// SNN
module SNN(
	clk,
	rst_n,
	in_valid,
	img,
	ker,
	weight,
	out_valid,
	out_data
);
input clk;
input rst_n;
input in_valid;
input [7:0] img;
input [7:0] ker;
input [7:0] weight;
output reg out_valid;
output reg [9:0] out_data;
genvar x, y;
reg [6:0] count_in;
wire [2:0] count_in_x;
wire [1:0] count_in_y;
wire [2:0] count_row;
reg [7:0] image[2:0][5:0];
reg [7:0] kernel[8:0];
reg [7:0] fc_weight[3:0];
reg conv_in_valid;
wire conv_out_valid;
reg [63:0] next_conv_in;
reg [71:0] conv_in;
wire [19:0] conv_out;
wire [7:0] conv_quantize_out;
wire conv_quantize_out_valid;
wire [7:0] max_pool_out;
wire max_pool_out_valid;
wire [16:0] fc_out_1;
wire [16:0] fc_out_2;
wire fc_out_valid;
wire [7:0] fc_quantization_out_1;
wire [7:0] fc_quantization_out_2;
wire fc_quantization_out_valid;
wire [9:0] l1_out;
wire l1_out_valid;
assign count_in_x = count_in % 'd6;
assign count_in_y = (count_in / 'd6) % 'd3;
assign count_row = (count_in / 'd6) % 'd6;
always@(posedge clk or negedge rst_n) begin
	if(!rst_n)
		count_in <= 0;
	else if(in_valid)
		count_in <= count_in + 1;
	else
		count_in <= 0;
end
generate
for(x=0;x<6;x=x+1) begin
	for(y=0;y<3;y=y+1) begin
		always@(posedge clk) begin
			if(x == count_in_x && count_in_y == y)
				image[y][x] <= img;
			else
				image[y][x] <= image[y][x];
		end
	end
end
for(x=0;x<9;x=x+1) begin
	always@(posedge clk) begin
		if(x == count_in)
			kernel[x] <= ker;
		else
			kernel[x] <= kernel[x];
	end
  ...
clock: 11.0 ns
lec_check: 0
abc_area: 1
cap_margin: 20
cell_pad_in_sites_detail_placement: 2
cell_pad_in_sites_global_placement: 0
core_margin: 9
core_utilization: 32
cts_cluster_diameter: 138
cts_cluster_size: 49
gpl_routability_driven: 0
gpl_timing_driven: 1
max_routing_layer: met5
min_routing_layer: met2
place_density_lb_addon: 0.24
slew_margin: 20
tns_end_percent: 15
run.sh (not shown) runs the stock make flow with config.mk's settings and CLKGATE_MAP_FILE=.
The first run stopped in 5_1_grt with GRT-0116.
Edit:
ABC_AREA = not set   (was 1)
CELL_PAD_IN_SITES_DETAIL_PLACEMENT = not set   (was 2)
CELL_PAD_IN_SITES_GLOBAL_PLACEMENT = not set   (was 0)
CORE_MARGIN = 2   (was 9)
CORE_UTILIZATION = 58   (was 32)
CTS_CLUSTER_DIAMETER = not set   (was 138)
CTS_CLUSTER_SIZE = not set   (was 49)
GPL_ROUTABILITY_DRIVEN = not set   (was 0)
GPL_TIMING_DRIVEN = not set   (was 1)
MAX_ROUTING_LAYER = not set   (was met5)
MIN_ROUTING_LAYER = not set   (was met2)
PLACE_DENSITY_LB_ADDON = not set   (was 0.24)
TNS_END_PERCENT = not set   (was 15)
clock period = 13.5 ns   (was 11.0 ns; I/O delays follow)
Now the flow completed and failed the layout checks on setup timing.
Die area drops by 47%.
Synthesized area went up by 1.7%.
Synthesized cell count decreases by 13%.
Edit:
CORE_UTILIZATION = 72   (was 58)
clock period = 16.5 ns   (was 13.5 ns; I/O delays follow)
Outcome: The new run ended with an error in 5_1_grt. Die size falls by 19%. Synthesized area is unchanged. Synthesized cell count stays the same.
Edit:
ABC_AREA = 1   (was not set)
CORE_UTILIZATION = 53   (was 72)
clock period = 9.16 ns   (was 16.5 ns; I/O delays follow)
Result:
- The changed run never finished: it broke off in 5_1_grt with GRT-0232
- synthesized area drops by about 1.7%
- die area climbs by about 33%
- synthesized cell count climbs by 14%
Edit:
ABC_AREA = not set   (was 1)
CORE_MARGIN = 4   (was 2)
CORE_UTILIZATION = 23   (was 53)
PLACE_DENSITY = 0.85   (was not set)
clock period = 17.0 ns   (was 9.16 ns; I/O delays follow)
What happened: The changed run finished clean. Die size rises by well over a third. Synthesized cell count falls by roughly a tenth. Area after synthesis rises slightly.
Edit:
CORE_MARGIN = 2   (was 4)
CORE_UTILIZATION = 40   (was 23)
PLACE_DENSITY = not set   (was 0.85)
clock period = 16.5 ns   (was 17.0 ns; I/O delays follow)
=> The new run went through all stages and came out clean; setup slack gains 44 ps; wire length increases by 11%; non-clock buffer count climbs by 148; fmax is higher by 3.4%; core utilization is higher by 19 points; die area falls by 43%; power is higher by 10%; sequential share of layout area rises by 0.10 points; hold slack loses 29 ps.

---

SNN again, from the RTL that the note above started with.
make LEC_CHECK=0 ABC_AREA=1 CAP_MARGIN=20 CORE_MARGIN=2 CORE_UTILIZATION=72 PLACE_DENSITY_LB_ADDON=0.06 SLEW_MARGIN=20 finish   # period 13.7 ns
The baseline never finished: it broke off in global routing (5_1_grt) with GRT-0116.
Change:
--- a/flow/config.mk
+++ b/flow/config.mk
@@ -9,5 +9,6 @@
 export CAP_MARGIN = 20
 export CORE_MARGIN = 2
-export CORE_UTILIZATION = 72
-export PLACE_DENSITY_LB_ADDON = 0.06
+export CORE_UTILIZATION = 70
+export MAX_ROUTING_LAYER = met4
+export SETUP_SLACK_MARGIN = 0.55
 export SLEW_MARGIN = 20
==> flow/constraint.sdc (replaced) <==
create_clock -name core_clock -period 15.7 [get_ports {clk}]
set_input_delay 3.1400 -clock core_clock [delete_from_list [all_inputs] [get_ports {clk}]]
set_output_delay 3.1400 -clock core_clock [all_outputs]
set_load 0.01 [all_outputs]
=>
- The new run ended with an error in global routing (5_1_grt), error GRT-0232
- die area is higher by 2.8%
- synthesized area does not change
- synthesized cell count is unchanged
Change:
--- a/flow/config.mk
+++ b/flow/config.mk
@@ -8,7 +8,7 @@
 export ABC_AREA = 1
 export CAP_MARGIN = 20
+export CORE_ASPECT_RATIO = 1.82
 export CORE_MARGIN = 2
 export CORE_UTILIZATION = 70
-export MAX_ROUTING_LAYER = met4
 export SETUP_SLACK_MARGIN = 0.55
 export SLEW_MARGIN = 20
The new run never finished: it broke off in global routing (5_1_grt), error GRT-0116.
Die area hardly moves.
Synthesized cell count stays the same.
Synthesized area stays the same.
Change:
==> flow/config.mk (replaced) <==
export PLATFORM = sky130hd
export DESIGN_NAME = SNN
export DESIGN_NICKNAME = SNN
export VERILOG_FILES = /design/flow/design.v
export SDC_FILE = /design/flow/constraint.sdc
export NUM_CORES = 4
export LEC_CHECK = 0
export CAP_MARGIN = 20
export CORE_MARGIN = 2
export CORE_UTILIZATION = 66
export CTS_CLUSTER_SIZE = 95
export PLACE_DENSITY = 0.37
export SLEW_MARGIN = 20
==> flow/constraint.sdc (replaced) <==
create_clock -name core_clock -period 15.4 [get_ports {clk}]
set_input_delay 3.0800 -clock core_clock [delete_from_list [all_inputs] [get_ports {clk}]]
set_output_delay 3.0800 -clock core_clock [all_outputs]
set_load 0.01 [all_outputs]
Effect: The new run reached the layout checks and failed them: negative setup slack. Synthesized area climbs by 1.7%. Die size climbs by 7.6%. Synthesized cell count drops by 13%.
Change:
--- a/flow/config.mk
+++ b/flow/config.mk
@@ -6,8 +6,10 @@
 export NUM_CORES = 4
 export LEC_CHECK = 0
+export ABC_AREA = 1
 export CAP_MARGIN = 20
 export CORE_MARGIN = 2
-export CORE_UTILIZATION = 66
-export CTS_CLUSTER_SIZE = 95
-export PLACE_DENSITY = 0.37
+export CORE_UTILIZATION = 72
+export CTS_CLUSTER_SIZE = 13
+export HOLD_SLACK_MARGIN = 0.3
+export PLACE_DENSITY_LB_ADDON = 0.06
 export SLEW_MARGIN = 20
==> flow/constraint.sdc (replaced) <==
create_clock -name core_clock -period 11.2 [get_ports {clk}]
set_input_delay 2.2400 -clock core_clock [delete_from_list [all_inputs] [get_ports {clk}]]
set_output_delay 2.2400 -clock core_clock [all_outputs]
set_load 0.01 [all_outputs]
Result:
- This time the run aborted during global routing (5_1_grt)
- die area came out lower by 9.7%
- synthesized cell count rose by about 14%
- synthesized area came out lower by about 1.7%
Change:
--- a/flow/config.mk
+++ b/flow/config.mk
@@ -10,6 +10,6 @@
 export CORE_MARGIN = 2
 export CORE_UTILIZATION = 72
-export CTS_CLUSTER_SIZE = 13
-export HOLD_SLACK_MARGIN = 0.3
-export PLACE_DENSITY_LB_ADDON = 0.06
+export CTS_CLUSTER_SIZE = 98
+export PLACE_DENSITY = 0.38
 export SLEW_MARGIN = 20
+export TNS_END_PERCENT = 40
==> flow/constraint.sdc (replaced) <==
create_clock -name core_clock -period 10.3 [get_ports {clk}]
set_input_delay 2.0600 -clock core_clock [delete_from_list [all_inputs] [get_ports {clk}]]
set_output_delay 2.0600 -clock core_clock [all_outputs]
set_load 0.01 [all_outputs]
Effect: The changed run did not get past global routing (5_1_grt), error GRT-0116; die size does not change; synthesized area is unchanged; synthesized cell count does not change.

---

Starting RTL as in the previous note.
clock: 9.16 ns
lec_check: 0
abc_area: 1
cap_margin: 20
cell_pad_in_sites_global_placement: 0
core_margin: 2
core_utilization: 58
cts_cluster_diameter: 30
cts_cluster_size: 33
gpl_timing_driven: 1
slew_margin: 20
tns_end_percent: 35
The first run aborted during 5_1_grt (GRT-0232).
Next try:
Settings changed: CORE_UTILIZATION 58 to 68, MAX_ROUTING_LAYER set to met4.
Clock period 9.16 ns to 15.6 ns, I/O delays scaled along.
What happened: The changed run died in 5_1_grt with GRT-0232; synthesized cell count stays the same; synthesized area does not change; die area goes down by about 15%.
Next try:
Settings changed: ABC_AREA 1 to not set, CELL_PAD_IN_SITES_GLOBAL_PLACEMENT 0 to not set, CORE_UTILIZATION 68 to 40, CTS_CLUSTER_DIAMETER 30 to not set, CTS_CLUSTER_SIZE 33 to not set, GPL_TIMING_DRIVEN 1 to not set, MAX_ROUTING_LAYER met4 to not set, TNS_END_PERCENT 35 to not set.
Clock period 15.6 ns to 17.0 ns, I/O delays scaled along.
What happened: With this change the flow completed without violations; die size went up by 72%; area after synthesis goes up by 1.7%; synthesized cell count is lower by 13%.

---

SNN again, from the RTL that the note above started with.
make LEC_CHECK=0 CAP_MARGIN=20 CELL_PAD_IN_SITES_GLOBAL_PLACEMENT=0 CORE_MARGIN=2 CORE_UTILIZATION=65 CTS_CLUSTER_DIAMETER=30 CTS_CLUSTER_SIZE=33 GPL_TIMING_DRIVEN=1 SLEW_MARGIN=20 TNS_END_PERCENT=35 finish   # period 15.6 ns
The baseline finished with negative setup slack left.
Change:
Settings changed: ABC_AREA set to 1, CELL_PAD_IN_SITES_GLOBAL_PLACEMENT 0 to not set, CORE_UTILIZATION 65 to 70, CTS_CLUSTER_DIAMETER 30 to not set, CTS_CLUSTER_SIZE 33 to not set, GPL_TIMING_DRIVEN 1 to not set, MAX_ROUTING_LAYER set to met4, SETUP_SLACK_MARGIN set to 0.55, TNS_END_PERCENT 35 to not set.
Clock period 15.6 ns to 15.8 ns, I/O delays scaled along.
=>
- This time the run stopped in 5_1_grt with GRT-0232
- die size is lower by 8.6%
- area after synthesis is lower by 1.7%
- synthesized cell count went up by about 14%

---

== main ==
SNN again, from the RTL that the note above started with.
Design SNN, start of the top module:
module SNN(
	clk,
	rst_n,
	in_valid,
	img,
	ker,
	weight,
	out_valid,
	out_data
);
input clk;
input rst_n;
input in_valid;
input [7:0] img;
input [7:0] ker;
input [7:0] weight;
output reg out_valid;
output reg [9:0] out_data;
genvar x, y;
reg [6:0] count_in;
wire [2:0] count_in_x;
wire [1:0] count_in_y;
wire [2:0] count_row;
reg [7:0] image[2:0][5:0];
reg [7:0] kernel[8:0];
reg [7:0] fc_weight[3:0];
reg conv_in_valid;
wire conv_out_valid;
reg [63:0] next_conv_in;
reg [71:0] conv_in;
wire [19:0] conv_out;
wire [7:0] conv_quantize_out;
wire conv_quantize_out_valid;
wire [7:0] max_pool_out;
wire max_pool_out_valid;
wire [16:0] fc_out_1;
wire [16:0] fc_out_2;
wire fc_out_valid;
wire [7:0] fc_quantization_out_1;
wire [7:0] fc_quantization_out_2;
wire fc_quantization_out_valid;
wire [9:0] l1_out;
wire l1_out_valid;
assign count_in_x = count_in % 'd6;
assign count_in_y = (count_in / 'd6) % 'd3;
assign count_row = (count_in / 'd6) % 'd6;
always@(posedge clk or negedge rst_n) begin
	if(!rst_n)
		count_in <= 0;
	else if(in_valid)
		count_in <= count_in + 1;
	else
		count_in <= 0;
end
generate
for(x=0;x<6;x=x+1) begin
	for(y=0;y<3;y=y+1) begin
		always@(posedge clk) begin
			if(x == count_in_x && count_in_y == y)
				image[y][x] <= img;
			else
				image[y][x] <= image[y][x];
		end
	end
end
for(x=0;x<9;x=x+1) begin
	always@(posedge clk) begin
		if(x == count_in)
			kernel[x] <= ker;
		else
			kernel[x] <= kernel[x];
	end
end
for(x=0;x<4;x=x+1) begin
	always@(posedge clk) begin
		if(in_valid && x == count_in)
			fc_weight[x] <= weight;
		else
			fc_weight[x] <= fc_weight[x];
	end
end
endgenerate
wire [23:0] row1;
wire [23:0] row2;
wire [23:0] row3;
assign row1 = {image[0][count_in_x],image[0][count_in_x-1],image[0][count_in_x-2]};
assign row2 = {image[1][count_in_x],image[1][count_in_x-1],image[1][count_in_x-2]};
  ...
Settings: LEC_CHECK=0, ABC_AREA=1, CAP_MARGIN=20, CORE_MARGIN=2, CORE_UTILIZATION=72, CTS_CLUSTER_DIAMETER=355, CTS_CLUSTER_SIZE=14, PLACE_DENSITY_LB_ADDON=0.06, SLEW_MARGIN=20; clock period 11.2 ns.
main | ERROR | 5_1_grt
Here is what was changed in the inputs of the feature branch compared with main.
-- flow/config.mk --
<<< main, line 10
export CORE_MARGIN = 2
export CORE_UTILIZATION = 72
export CTS_CLUSTER_DIAMETER = 355
export CTS_CLUSTER_SIZE = 14
export PLACE_DENSITY_LB_ADDON = 0.06
export SLEW_MARGIN = 20
>>> the feature branch, line 10
export CORE_MARGIN = 2
export CORE_UTILIZATION = 58
export PLACE_DENSITY_LB_ADDON = 0.07
export SETUP_SLACK_MARGIN = 3.97
export SLEW_MARGIN = 20
==> flow/constraint.sdc <==
create_clock -name core_clock -period 13.5 [get_ports {clk}]
set_input_delay 2.7000 -clock core_clock [delete_from_list [all_inputs] [get_ports {clk}]]
set_output_delay 2.7000 -clock core_clock [all_outputs]
set_load 0.01 [all_outputs]
[summary]
- Status: the feature branch FAILED at 5_1_grt (tool error)
- From main to the feature branch the numbers moved as follows: post-placement setup slack went up, post-synthesis cell count from yosys did not really move, total clock buffers created by CTS went up, number of cells in the design after placement went up, die boundary width went up.
- Changes observed in the feature branch relative to main: number of rows created at floorplan went up about 12%; die extent in y went up 32 um; die area went up about 24%; total of cells resized after clock tree synthesis went down about 2.2%.
- The feature branch vs main on post-CTS setup repair buffer count: the feature branch is the higher one.
- Starting density of the core for the feature branch is lower than for main.

---

run C:
SNN again, from the RTL that the note above started with.
Design SNN, start of the top module:
module SNN(
	clk,
	rst_n,
	in_valid,
	img,
	ker,
	weight,
	out_valid,
	out_data
);
input clk;
input rst_n;
input in_valid;
input [7:0] img;
input [7:0] ker;
input [7:0] weight;
output reg out_valid;
output reg [9:0] out_data;
genvar x, y;
reg [6:0] count_in;
wire [2:0] count_in_x;
wire [1:0] count_in_y;
wire [2:0] count_row;
reg [7:0] image[2:0][5:0];
reg [7:0] kernel[8:0];
reg [7:0] fc_weight[3:0];
reg conv_in_valid;
wire conv_out_valid;
reg [63:0] next_conv_in;
reg [71:0] conv_in;
wire [19:0] conv_out;
wire [7:0] conv_quantize_out;
wire conv_quantize_out_valid;
wire [7:0] max_pool_out;
wire max_pool_out_valid;
wire [16:0] fc_out_1;
wire [16:0] fc_out_2;
wire fc_out_valid;
wire [7:0] fc_quantization_out_1;
wire [7:0] fc_quantization_out_2;
wire fc_quantization_out_valid;
wire [9:0] l1_out;
wire l1_out_valid;
assign count_in_x = count_in % 'd6;
assign count_in_y = (count_in / 'd6) % 'd3;
assign count_row = (count_in / 'd6) % 'd6;
always@(posedge clk or negedge rst_n) begin
	if(!rst_n)
		count_in <= 0;
	else if(in_valid)
		count_in <= count_in + 1;
	else
		count_in <= 0;
end
generate
for(x=0;x<6;x=x+1) begin
	for(y=0;y<3;y=y+1) begin
		always@(posedge clk) begin
			if(x == count_in_x && count_in_y == y)
				image[y][x] <= img;
			else
				image[y][x] <= image[y][x];
		end
	end
end
for(x=0;x<9;x=x+1) begin
	always@(posedge clk) begin
		if(x == count_in)
			kernel[x] <= ker;
		else
			kernel[x] <= kernel[x];
	end
end
for(x=0;x<4;x=x+1) begin
	always@(posedge clk) begin
		if(in_valid && x == count_in)
			fc_weight[x] <= weight;
		else
			fc_weight[x] <= fc_weight[x];
	end
end
endgenerate
wire [23:0] row1;
wire [23:0] row2;
wire [23:0] row3;
assign row1 = {image[0][count_in_x],image[0][count_in_x-1],image[0][count_in_x-2]};
assign row2 = {image[1][count_in_x],image[1][count_in_x-1],image[1][count_in_x-2]};
assign row3 = {image[2][count_in_x],image[2][count_in_x-1],image[2][count_in_x-2]};
always@(*) begin
	case(count_in_y)
	'd2: next_conv_in = {row3[15:0],row2,row1};
	'd0: next_conv_in = {row1[15:0],row3,row2};
	'd1: next_conv_in = {row2[15:0],row1,row3};
	default: next_conv_in = 0;
	endcase
end
always@(*) begin
	if(count_row > 1 && count_in_x > 1)
		conv_in = {img,next_conv_in};
	else
		conv_in = 0;
end
always@(*) begin
	conv_in_valid = count_row > 1 && count_in_x > 1;
end
conv c1(
	.rst_n(rst_n),
	.clk(clk),
	.clk_valid(clk),
	.in_valid(conv_in_valid),
  ...
Settings: LEC_CHECK=0, CAP_MARGIN=20, CELL_PAD_IN_SITES_DETAIL_PLACEMENT=0, CORE_MARGIN=10, CORE_UTILIZATION=40, GPL_ROUTABILITY_DRIVEN=0, GPL_TIMING_DRIVEN=0, HOLD_SLACK_MARGIN=0.17, MAX_ROUTING_LAYER=met5, MIN_ROUTING_LAYER=met2, SETUP_SLACK_MARGIN=2.36, SLEW_MARGIN=10, TNS_END_PERCENT=25; clock period 17.0 ns.
Status: run C FAILED at 5_1_grt (tool error)
Setup changes, run C to run H
==> flow/config.mk <==
export PLATFORM = sky130hd
export DESIGN_NAME = SNN
export DESIGN_NICKNAME = SNN
export VERILOG_FILES = /design/flow/design.v
export SDC_FILE = /design/flow/constraint.sdc
export NUM_CORES = 4
export LEC_CHECK = 0
export ABC_AREA = 1
export CAP_MARGIN = 20
export CORE_MARGIN = 2
export CORE_UTILIZATION = 72
export HOLD_SLACK_MARGIN = 0.3
export PLACE_DENSITY_LB_ADDON = 0.06
export SLEW_MARGIN = 20
export TNS_END_PERCENT = 5
==> flow/constraint.sdc <==
create_clock -name core_clock -period 11.2 [get_ports {clk}]
set_input_delay 2.2400 -clock core_clock [delete_from_list [all_inputs] [get_ports {clk}]]
set_output_delay 2.2400 -clock core_clock [all_outputs]
set_load 0.01 [all_outputs]
Notes after the runs:
- Run H did not make it past 5_1_grt, where a tool error ended it.
- When run H is measured against run C, its cell area after synthesis turns out 950 µm² lower.
- Compared with run C, run H shows number of buffers created by CTS lower by 4.
- Run H vs. run C: width of the chip lost 29%, count of cell types in the netlist lost 60.
- Between run H and run C, chip area line of the yosys report is higher for run C, run H comes in under that.
- The area share of xor/xnor cells in the synthesized design of run H falls short of that of run C by 1.1 points.
- Relative to run C, the portion of netlist area occupied by mux cells of run H is lower by 1.6 points.
Power figures rest on the tool's default switching activity, not on a simulated workload.
